job 2540:
// ClockTest
module ClockTest(
	input clk,
	input rst,
	input btn,
	output reg [6:0] seg,  
	output reg [3:0] an,
	output reg buttons_pressed, 
	output reg buttons_released 
);
	wire is_divisible;  
   reg [7:0] counter;  
   reg [35:0] cnt;	 
   wire buttons_out;
	reg buttons_out_prev;
   wire [6:0] segments [15:0];  
	reg [3:0] ones;  
   reg [3:0] tens;  
	reg [3:0] s_ones;  
	reg [3:0] s_tens;  
   reg [6:0] refresh_counter;  
   reg refresh_flag;	 
   reg [7:0] clk_display;  
      assign segments[0] = 7'b1000000;   
      assign segments[1] = 7'b1111001;   
      assign segments[2] = 7'b0100100;   
      assign segments[3] = 7'b0110000;   
      assign segments[4] = 7'b0011001;   
      assign segments[5] = 7'b0010010;   
      assign segments[6] = 7'b0000010;   
      assign segments[7] = 7'b1111000;   
      assign segments[8] = 7'b0000000;   
      assign segments[9] = 7'b0010000;   
      assign segments[10] = 7'b0001000;  
      assign segments[11] = 7'b0000011;  
      assign segments[12] = 7'b1000110;  
      assign segments[13] = 7'b0100001;  
      assign segments[14] = 7'b0000110;  
      assign segments[15] = 7'b0001110;  
   button_debounce debounce (
		.clk(clk),
		.rst(rst),
		.button_in(btn),
		.button_out(buttons_out)
   );
   operatorremainder remainder (
        .n(cnt),
        .is_multiple(is_divisible)
    );
   always @ (posedge clk or posedge rst) begin
      if (rst) begin  
         cnt <= 0;
         counter <= 0;
			ones <= 0;
			tens <= 0;
			s_ones <= 0;
			s_tens <= 0;
			clk_display <= 0;
			buttons_out_prev <= 0;
			buttons_pressed <= 0;
			buttons_released <= 0;
  ...
Size: about 5,700 cells after synthesis, roughly 100 flip-flops, roughly 35,000 µm² of cells after synthesis.
==> flow/config.mk <==
export PLATFORM = sky130hd
export DESIGN_NAME = ClockTest
export DESIGN_NICKNAME = ClockTest
export VERILOG_FILES = /design/flow/design.v
export SDC_FILE = /design/flow/constraint.sdc
export NUM_CORES = 4
export LEC_CHECK = 0
export ABC_AREA = 1
export CAP_MARGIN = 20
export CELL_PAD_IN_SITES_DETAIL_PLACEMENT = 0
export CELL_PAD_IN_SITES_GLOBAL_PLACEMENT = 0
export CORE_ASPECT_RATIO = 0.5
export CORE_MARGIN = 2
export CORE_UTILIZATION = 72
export CTS_CLUSTER_DIAMETER = 220
export CTS_CLUSTER_SIZE = 98
export GPL_ROUTABILITY_DRIVEN = 0
export PLACE_DENSITY = 0.43
export SETUP_SLACK_MARGIN = 5.0
export SLEW_MARGIN = 20
==> flow/constraint.sdc <==
create_clock -name core_clock -period 57.8 [get_ports {clk}]
set_input_delay 11.5600 -clock core_clock [delete_from_list [all_inputs] [get_ports {clk}]]
set_output_delay 11.5600 -clock core_clock [all_outputs]
set_load 0.01 [all_outputs]
run.sh (not shown) runs the stock make flow with config.mk's settings and CLKGATE_MAP_FILE=.
For job 3645, these inputs were changed with respect to job 2540:
- a deleted SETUP_SLACK_MARGIN that had been 5.0
- a deleted CELL_PAD_IN_SITES_DETAIL_PLACEMENT that had been 0
- a deleted CORE_ASPECT_RATIO that had been 0.5
- a deleted CTS_CLUSTER_SIZE that had been 98
- a deleted GPL_ROUTABILITY_DRIVEN that had been 0
- a deleted CELL_PAD_IN_SITES_GLOBAL_PLACEMENT that had been 0
- a change of PLACE_DENSITY from 0.43 to 0.4
- a deleted CTS_CLUSTER_DIAMETER that had been 220
- a change of the clock period (ns, I/O delays scaled along) from 57.8 to 27.1
### Flow results
Across both runs, buffer-and-inverter tally for the worst setup path was higher for job 3645 than for job 2540.
Per the comparison of job 3645 with job 2540, combinational fraction of the cell area lost 2.3 points; fraction of met2 tracks used by global routing went up; final non-filler cell total has increased; number of antenna diodes went down.
Delta (job 3645 minus job 2540): well tap count saw a decrease; combinational share of power saw a decrease; number of combinational gates with multiple inputs saw little to no change; post-detailed-placement cell area saw an increase.


ClockTest again, from the RTL that the note above started with.
Settings: LEC_CHECK=0, CAP_MARGIN=20, CELL_PAD_IN_SITES_GLOBAL_PLACEMENT=2, CORE_MARGIN=9, CORE_UTILIZATION=51, CTS_CLUSTER_DIAMETER=317, GPL_ROUTABILITY_DRIVEN=1, MIN_ROUTING_LAYER=met2, PLACE_DENSITY_LB_ADDON=0.07, SETUP_SLACK_MARGIN=-1.19, SLEW_MARGIN=5, TNS_END_PERCENT=20; clock period 27.8 ns.
The first run never finished: it broke off in global placement without I/O (3_1_place_gp_skip_io).
Edit:
- CELL_PAD_IN_SITES_GLOBAL_PLACEMENT: 2 -> default
- CORE_MARGIN: 9 -> 2
- CORE_UTILIZATION: 51 -> 8
- CTS_CLUSTER_DIAMETER: 317 -> default
- GPL_ROUTABILITY_DRIVEN: 1 -> default
- MIN_ROUTING_LAYER: met2 -> default
- PLACE_DENSITY_LB_ADDON: 0.07 -> default
- SETUP_SLACK_MARGIN: -1.19 -> default
- SLEW_MARGIN: 5 -> 20
- TNS_END_PERCENT: 20 -> default
- clock period: 27.8 -> 65.0 ns (I/O delays scaled with it)
What happened:
- The changed run completed with no timing, DRC or antenna violations
- area after synthesis is unchanged
- die size is higher to 5.6 times its value
- synthesized cell count does not change
Edit:
- ABC_AREA: default -> 1
- CORE_UTILIZATION: 8 -> 72
- CTS_CLUSTER_DIAMETER: default -> 374
- CTS_CLUSTER_SIZE: default -> 100
- PLACE_DENSITY: default -> 0.4
- clock period: 65.0 -> 25.6 ns (I/O delays scaled with it)
Outcome: Global-route usage is higher by 32 points. Design area is higher by 1.6%. Worst setup slack got worse by 19 ns.
Edit:
- CELL_PAD_IN_SITES_DETAIL_PLACEMENT: default -> 0
- CELL_PAD_IN_SITES_GLOBAL_PLACEMENT: default -> 0
- CORE_ASPECT_RATIO: default -> 0.89
- CTS_CLUSTER_DIAMETER: 374 -> 75
- CTS_CLUSTER_SIZE: 100 -> 24
- GPL_ROUTABILITY_DRIVEN: default -> 1
- PLACE_DENSITY: 0.4 -> 0.41
- SETUP_SLACK_MARGIN: default -> 3.68
What happened: This time the run died in global routing (5_1_grt); synthesized cell count stays the same; synthesized area stays the same; die area hardly moves.
No activity file was given, so power comes from the tool's default toggle rates.
